sierra:
## CPU
module CPU(result,pc_value,r0_value,rf_we,instr,rst, clk);
input clk;
input rst;
input [15:0] instr;
output [15:0] result;
output [15:0] pc_value;
output [15:0] r0_value;
output rf_we;
wire [15:0] r0;
wire [15:0]out_ireg;
wire [3:0]out_idec_to_addrRdest;
wire [3:0]out_idec_to_addrRsrc;
wire [2:0]out_idec_to_alu_select;
wire [3:0]out_immHigh_idec;
wire out_wr_en_idec;
wire out_arith_mux_select0_idec;
wire out_arith_mux_select1_idec;
wire [15:0]out_arith_mux_to_alu_input;
wire [15:0] out_rfRsrc_to_arith_mux;
wire [15:0] out_imm_sign_extended_to_arith_mux;
wire [15:0] out_imm_zero_extended_to_arith_mux;
wire [15:0]out_rfRdest_to_alu;
wire [15:0] out_alu_to_mux;
wire C,V,N,Z;
wire [15:0] out_muxload;
wire select_mux_load;
wire select_mux_mov;
wire [15:0] out_left_shifted_to_muxload_in;
wire [15:0] out_ram_to_muxload_in;
wire ram_en;
wire [15:0]out_pc;
assign pc_value = out_pc;
assign r0_value = r0;
assign rf_we = out_wr_en_idec;
wire [2:0]select_mux_which_load;
wire [15:0] out_mov_mux;
wire [15:0] out_mux_to_rf;
assign result = out_mux_to_rf;
wire [15:0] out_shifter_to_select_mux_which_load;
wire [15:0] out_mux_to_shifter_in;
wire select_which_to_shift;
wire branch;
wire jump;
wire [15:0] bj_value;
wire select_br_or_jump;
wire [15:0] out_psr;
wire [15:0]input_psr;
assign input_psr[0] = C;
assign input_psr[1] = V;
assign input_psr[2] = N;
assign input_psr[3] = Z;
assign input_psr[15:4] = 12'b0;
inde dec(ram_en, select_br_or_jump, branch, jump, select_which_to_shift, select_mux_mov, select_mux_load,select_mux_which_load,out_immHigh_idec,out_idec_to_addrRdest, out_idec_to_addrRsrc, out_idec_to_alu_select, out_wr_en_idec,out_arith_mux_select1_idec, out_arith_mux_select0_idec, out_ireg, out_psr[3:0]);
reg16 inst_reg(rst, clk, instr, out_ireg);
reg16 psr(rst, clk, input_psr, out_psr);
multiplexer_4_1 arith_mux(out_arith_mux_to_alu_input, out_rfRsrc_to_arith_mux, out_imm_sign_extended_to_arith_mux, out_imm_zero_extended_to_arith_mux, 16'b0, out_arith_mux_select1_idec, out_arith_mux_select0_idec);
Sign_Ex_Test sign_extended(out_idec_to_addrRsrc, out_immHigh_idec, out_imm_sign_extended_to_arith_mux, out_left_shifted_to_muxload_in, out_imm_zero_extended_to_arith_mux);
  ...
Settings: LEC_CHECK=0, CAP_MARGIN=20, CORE_ASPECT_RATIO=1.63, CORE_MARGIN=7, CORE_UTILIZATION=38, MIN_ROUTING_LAYER=met2, SETUP_SLACK_MARGIN=0.03, SLEW_MARGIN=20; clock period 6.32 ns.
run.sh (not shown) runs the stock make flow with config.mk's settings and CLKGATE_MAP_FILE=.
sierra -> stages 100% | layout checks FAIL | negative setup slack
#### Input delta (onyx over sierra)
# sierra
export LEC_CHECK = 0
export CAP_MARGIN = 20
export CORE_ASPECT_RATIO = 1.63
export CORE_MARGIN = 7
export CORE_UTILIZATION = 38
export MIN_ROUTING_LAYER = met2
export SETUP_SLACK_MARGIN = 0.03
export SLEW_MARGIN = 20
create_clock -name core_clock -period 6.32 [get_ports {clk}]
# onyx
export LEC_CHECK = 0
export CAP_MARGIN = 5
export CORE_MARGIN = 2
export CORE_UTILIZATION = 66
export CTS_CLUSTER_DIAMETER = 355
export CTS_CLUSTER_SIZE = 53
export MAX_ROUTING_LAYER = met4
export PLACE_DENSITY = 0.6
export SETUP_SLACK_MARGIN = -0.39
export SLEW_MARGIN = 20
export TNS_END_PERCENT = 80
create_clock -name core_clock -period 5.29 [get_ports {clk}]
Die outline width: onyx < sierra. Delta (onyx minus sierra): worst slack after detailed placement shrank by 0.81 ns; vertical die dimension shrank by 42%; detailed-placement wirelength estimate shrank by 20%; final weighted congestion in routability-driven placement grew by about 11%; total clock buffers created by CTS shrank by 40. Changes observed in onyx relative to sierra: post-synth area from yosys stat comparable; number of placed cells counting well taps now smaller. ~same area fraction in and, or, nand and nor cells in sierra and onyx. onyx — die area 42000 um^2 lower, sierra as reference. Comparing onyx with sierra, the number of I/O pins came out essentially unchanged. The log for onyx ends in global routing with error GRT-0232, so the run never completed.
--- input diff onyx..cedar ---
# onyx
export LEC_CHECK = 0
export CAP_MARGIN = 5
export CORE_MARGIN = 2
export CORE_UTILIZATION = 66
export CTS_CLUSTER_DIAMETER = 355
export CTS_CLUSTER_SIZE = 53
export MAX_ROUTING_LAYER = met4
export PLACE_DENSITY = 0.6
export SETUP_SLACK_MARGIN = -0.39
export SLEW_MARGIN = 20
export TNS_END_PERCENT = 80
create_clock -name core_clock -period 5.29 [get_ports {clk}]
# cedar
export LEC_CHECK = 0
export ABC_AREA = 0
export CAP_MARGIN = 5
export CELL_PAD_IN_SITES_DETAIL_PLACEMENT = 2
export CELL_PAD_IN_SITES_GLOBAL_PLACEMENT = 3
export CORE_ASPECT_RATIO = 0.5
export CORE_MARGIN = 7
export CORE_UTILIZATION = 23
export CTS_CLUSTER_DIAMETER = 58
export CTS_CLUSTER_SIZE = 23
export GPL_ROUTABILITY_DRIVEN = 0
export GPL_TIMING_DRIVEN = 0
export HOLD_SLACK_MARGIN = 0.01
export MAX_ROUTING_LAYER = met4
export PLACE_DENSITY = 0.86
export SLEW_MARGIN = 40
export TNS_END_PERCENT = 80
create_clock -name core_clock -period 15.2 [get_ports {clk}]
--- outcome ---
cedar | status: complete | timing, DRC, antenna: pass. Changes observed in cedar relative to onyx: area after detailed placement went down by 3.6%; cell resize tally after clock tree synthesis went down by 211. Pre-CTS setup slack for cedar: 5.59 ns up relative to onyx. Relative to onyx, half-perimeter wire length after detailed placement has increased by about 23% in cedar. On count of H-tree levels built during CTS: between cedar and onyx, it ends up lower for onyx. As far as number of sinks driven by the clock tree goes, onyx and cedar are indistinguishable; the numbers are identical. Compared with onyx, cedar shows site row count that has gone up by more than 10%. Placed instance count: cedar vs onyx up 21%. Across both runs, chip area was higher for cedar than for onyx.
For tundra, these inputs were changed with respect to cedar:
# cedar
export LEC_CHECK = 0
export ABC_AREA = 0
export CAP_MARGIN = 5
export CELL_PAD_IN_SITES_DETAIL_PLACEMENT = 2
export CELL_PAD_IN_SITES_GLOBAL_PLACEMENT = 3
export CORE_ASPECT_RATIO = 0.5
export CORE_MARGIN = 7
export CORE_UTILIZATION = 23
export CTS_CLUSTER_DIAMETER = 58
export CTS_CLUSTER_SIZE = 23
export GPL_ROUTABILITY_DRIVEN = 0
export GPL_TIMING_DRIVEN = 0
export HOLD_SLACK_MARGIN = 0.01
export MAX_ROUTING_LAYER = met4
export PLACE_DENSITY = 0.86
export SLEW_MARGIN = 40
export TNS_END_PERCENT = 80
create_clock -name core_clock -period 15.2 [get_ports {clk}]
# tundra
export LEC_CHECK = 0
export ABC_AREA = 0
export CAP_MARGIN = 5
export CELL_PAD_IN_SITES_DETAIL_PLACEMENT = 0
export CELL_PAD_IN_SITES_GLOBAL_PLACEMENT = 0
export CORE_ASPECT_RATIO = 1.19
export CORE_MARGIN = 2
export CORE_UTILIZATION = 65
export CTS_CLUSTER_DIAMETER = 91
export GPL_ROUTABILITY_DRIVEN = 1
export HOLD_SLACK_MARGIN = 0.01
export MAX_ROUTING_LAYER = met4
export PLACE_DENSITY_LB_ADDON = 0.23
export SETUP_SLACK_MARGIN = 1.52
export SLEW_MARGIN = 40
export TNS_END_PERCENT = 35
create_clock -name core_clock -period 7.97 [get_ports {clk}]
==> comparison <==
tundra is listed as incomplete: the tool reported an error in global routing and the run ended there.
Between cedar and tundra, the post-detailed-placement cell area is higher for cedar.
Measured against tundra, the count of placed standard cells including taps of cedar comes out at 1.3 times the reference value.
Compare cedar and tundra | count of cells resized by post-cts repair higher: tundra
Lower post-CTS repair timing setup buffer count was reported by cedar, not tundra.
For the width of the die, tundra came in about 60% lower than cedar did.
Diff cedar -> tundra: setup slack after placement shows a reduction of 3.88 ns, area of the die shrank by about 70%.
Between cedar and tundra, clock buffer count from CTS increased.
Height of the die in tundra is 32 um lower than in cedar
Modified inputs, garnet compared to tundra
# tundra
export LEC_CHECK = 0
export ABC_AREA = 0
export CAP_MARGIN = 5
export CELL_PAD_IN_SITES_DETAIL_PLACEMENT = 0
export CELL_PAD_IN_SITES_GLOBAL_PLACEMENT = 0
export CORE_ASPECT_RATIO = 1.19
export CORE_MARGIN = 2
export CORE_UTILIZATION = 65
export CTS_CLUSTER_DIAMETER = 91
export GPL_ROUTABILITY_DRIVEN = 1
export HOLD_SLACK_MARGIN = 0.01
export MAX_ROUTING_LAYER = met4
export PLACE_DENSITY_LB_ADDON = 0.23
export SETUP_SLACK_MARGIN = 1.52
export SLEW_MARGIN = 40
export TNS_END_PERCENT = 35
create_clock -name core_clock -period 7.97 [get_ports {clk}]
# garnet
export LEC_CHECK = 0
export CAP_MARGIN = 30
export CELL_PAD_IN_SITES_DETAIL_PLACEMENT = 1
export CORE_ASPECT_RATIO = 1.56
export CORE_MARGIN = 2
export CORE_UTILIZATION = 49
export MIN_ROUTING_LAYER = met1
export PLACE_DENSITY = 0.54
export SETUP_SLACK_MARGIN = 1.96
export SLEW_MARGIN = 20
export TNS_END_PERCENT = 25
create_clock -name core_clock -period 6.84 [get_ports {clk}]
==> results <==
Comparing core utilization at floorplan for tundra and garnet, the bigger number came from tundra.
On garnet: post-placement worst setup slack is 0.24 ns lower than what tundra gave.
Higher routability congestion estimate goes to tundra over garnet.
In the reports for tundra and garnet, the larger number of gates resized after cts belongs to garnet.
Status garnet: flow complete, layout not clean - negative setup slack
For area of the chip, dividing the value from tundra by the value from garnet gives 0.76.
### garnet -> nickel
# garnet
export LEC_CHECK = 0
export CAP_MARGIN = 30
export CELL_PAD_IN_SITES_DETAIL_PLACEMENT = 1
export CORE_ASPECT_RATIO = 1.56
export CORE_MARGIN = 2
export CORE_UTILIZATION = 49
export MIN_ROUTING_LAYER = met1
export PLACE_DENSITY = 0.54
export SETUP_SLACK_MARGIN = 1.96
export SLEW_MARGIN = 20
export TNS_END_PERCENT = 25
create_clock -name core_clock -period 6.84 [get_ports {clk}]
# nickel
export LEC_CHECK = 0
export CAP_MARGIN = 20
export CORE_MARGIN = 2
export CORE_UTILIZATION = 56
export CTS_CLUSTER_DIAMETER = 28
export CTS_CLUSTER_SIZE = 57
export HOLD_SLACK_MARGIN = 0.25
export SETUP_SLACK_MARGIN = -0.67
export SLEW_MARGIN = 0
export TNS_END_PERCENT = 5
create_clock -name core_clock -period 7.16 [get_ports {clk}]
### Flow results
- nickel completed end to end; final checks failed (negative setup slack).
- When nickel is set beside garnet, its first-pass GRT wire length turns out to be 11% smaller.
- On cell area after layout, garnet loses to nickel.
- Comparing garnet and nickel, area of the chip is lower on nickel.
- Re combinational group power: nickel is about 28% down on garnet.

---

== build 14 ==
Starting RTL as in the previous note.
==> flow/config.mk <==
export PLATFORM = sky130hd
export DESIGN_NAME = CPU
export DESIGN_NICKNAME = CPU
export VERILOG_FILES = /design/flow/design.v
export SDC_FILE = /design/flow/constraint.sdc
export NUM_CORES = 4
export LEC_CHECK = 0
export ABC_AREA = 1
export CAP_MARGIN = 40
export CELL_PAD_IN_SITES_DETAIL_PLACEMENT = 1
export CELL_PAD_IN_SITES_GLOBAL_PLACEMENT = 1
export CORE_ASPECT_RATIO = 0.56
export CORE_MARGIN = 6
export CORE_UTILIZATION = 40
export GPL_TIMING_DRIVEN = 1
export PLACE_DENSITY = 0.6
export SLEW_MARGIN = 5
export TNS_END_PERCENT = 55
==> flow/constraint.sdc <==
create_clock -name core_clock -period 12.9 [get_ports {clk}]
set_input_delay 2.5800 -clock core_clock [delete_from_list [all_inputs] [get_ports {clk}]]
set_output_delay 2.5800 -clock core_clock [all_outputs]
set_load 0.01 [all_outputs]
#### Input delta (build 68 over build 14)
Settings: ABC_AREA no longer set, was 1; GPL_TIMING_DRIVEN no longer set, was 1; CELL_PAD_IN_SITES_GLOBAL_PLACEMENT no longer set, was 1; CORE_ASPECT_RATIO no longer set, was 0.56; SLEW_MARGIN now 20, was 5; CELL_PAD_IN_SITES_DETAIL_PLACEMENT no longer set, was 1; CORE_MARGIN now 2, was 6; CAP_MARGIN now 20, was 40; TNS_END_PERCENT no longer set, was 55; CORE_UTILIZATION now 9, was 40; the clock period (ns, I/O delays scaled along) now 12.7, was 12.9.
==> results <==
- Internal power: build 68 higher than build 14
- Run comparison: build 68 routing layer with the top usage in global route met2; build 14 routing layer with the top usage in global route met1
- Build 14 was routed with more vias than build 68.
- Sort build 68 and build 14 by portion of the clock cycle consumed by the worst path in the final layout, ascending, and build 14 comes first.
- Relative to build 14, the total length of routed met3 wires measured on build 68 has decreased by more than half.
- Looking at top cell class by occupied area, the logic gates result is from build 68; the sequential cells one comes from build 14.
- Die span in x up about 60% in build 68 wrt build 14
> inputs changed (build 68 -> build 59)
Settings: setting SETUP_SLACK_MARGIN to 0.03 for the first time; setting MIN_ROUTING_LAYER to met2 for the first time; changing CORE_UTILIZATION from 9 to 38; removing PLACE_DENSITY (formerly 0.6); setting CORE_ASPECT_RATIO to 1.74 for the first time; changing CAP_MARGIN from 20 to 0; setting ABC_AREA to 1 for the first time; setting PLACE_DENSITY_LB_ADDON to 0.07 for the first time; changing CORE_MARGIN from 2 to 7; setting CELL_PAD_IN_SITES_DETAIL_PLACEMENT to 1 for the first time; changing the clock period (ns, I/O delays scaled along) from 12.7 to 6.32.
- The final report for build 59 shows a completed flow and a layout that fails verification, specifically setup timing.
- The run showing the smaller met1 layer wirelength in the final routing is build 59.
- As far as clock-pin slew on the worst setup and hold paths is concerned, build 68 and build 59 perform about the same.
- In build 59 the combinational share of power turned out 9.5 points higher than in build 68.
- Of the two values seen for dominant power group, registers was produced by build 68 and combinational logic by build 59.
- Status: total of max-cap violations parity (build 59, build 68)
- Build 68 -> build 59: wire length on met2 increased by more than 10%
- On required time reported for the critical path endpoint, the lower figure sits with build 59, not build 68.
- Build 59 vs. build 68: number of placement rows fell by 38%, wire length after detailed routing rose by 21%, static leakage power rose by about 27%.
#### Input delta (build 29 over build 59)
Settings: a change of CORE_UTILIZATION from 38 to 23; a change of SETUP_SLACK_MARGIN from 0.03 to -0.94; a change of CAP_MARGIN from 0 to 5; an added CTS_CLUSTER_DIAMETER of 91; a deleted PLACE_DENSITY_LB_ADDON that had been 0.07; an added TNS_END_PERCENT of 80; an added CELL_PAD_IN_SITES_GLOBAL_PLACEMENT of 2; an added GPL_TIMING_DRIVEN of 0; a deleted MIN_ROUTING_LAYER that had been met2; an added PLACE_DENSITY of 0.86; a change of ABC_AREA from 1 to 0; a change of SLEW_MARGIN from 20 to 40; a change of CELL_PAD_IN_SITES_DETAIL_PLACEMENT from 1 to 2; an added HOLD_SLACK_MARGIN of 0.01; a change of CORE_ASPECT_RATIO from 1.74 to 0.5; an added GPL_ROUTABILITY_DRIVEN of 1; a change of the clock period (ns, I/O delays scaled along) from 6.32 to 15.2.
--- outcome ---
Of build 59 and build 29, only build 29 finishes the flow clean. Final checks on build 59, whose flow otherwise completed, came back failing, citing setup timing. The run showing the greater via density per instance is build 59. Note that the number of vias after detailed routing recorded for build 29 amounts to 0.71 times the value seen in build 59. Against build 59 as the reference, build 29 delivers a higher routed wire length. Total of clock buffers placed in the layout (build 29 vs. build 59) increases by more than a quarter. Build 29 vs. build 59: fraction of power consumed by combinational cells has decreased; area of all placed cells without fillers went down 770 µm².
What build 43 does differently from build 29 at the input level:
Settings: CTS_CLUSTER_SIZE newly set to 48; TNS_END_PERCENT changed from 80 to 35; CTS_CLUSTER_DIAMETER changed from 91 to 378; CORE_ASPECT_RATIO changed from 0.5 to 1.19; CELL_PAD_IN_SITES_GLOBAL_PLACEMENT changed from 2 to 0; SETUP_SLACK_MARGIN changed from -0.94 to 1.52; GPL_TIMING_DRIVEN removed (was 0); CELL_PAD_IN_SITES_DETAIL_PLACEMENT changed from 2 to 0; CORE_MARGIN changed from 7 to 2; CORE_UTILIZATION changed from 23 to 61; PLACE_DENSITY removed (was 0.86); MAX_ROUTING_LAYER newly set to met4; PLACE_DENSITY_LB_ADDON newly set to 0.01; the clock period (ns, I/O delays scaled along) changed from 15.2 to 5.22.
[summary]
[build 43] number of cells upsized or downsized after cts rose 315 relative to build 29. Build 43: it failed with a tool error in global routing, so there are no final results. Re post-synthesis cell count from yosys: no difference whatsoever between build 29 and build 43. Comparing build 29 and build 43, the higher horizontal extent of the die was measured on build 29.
Power and IR drop assume default switching activity.
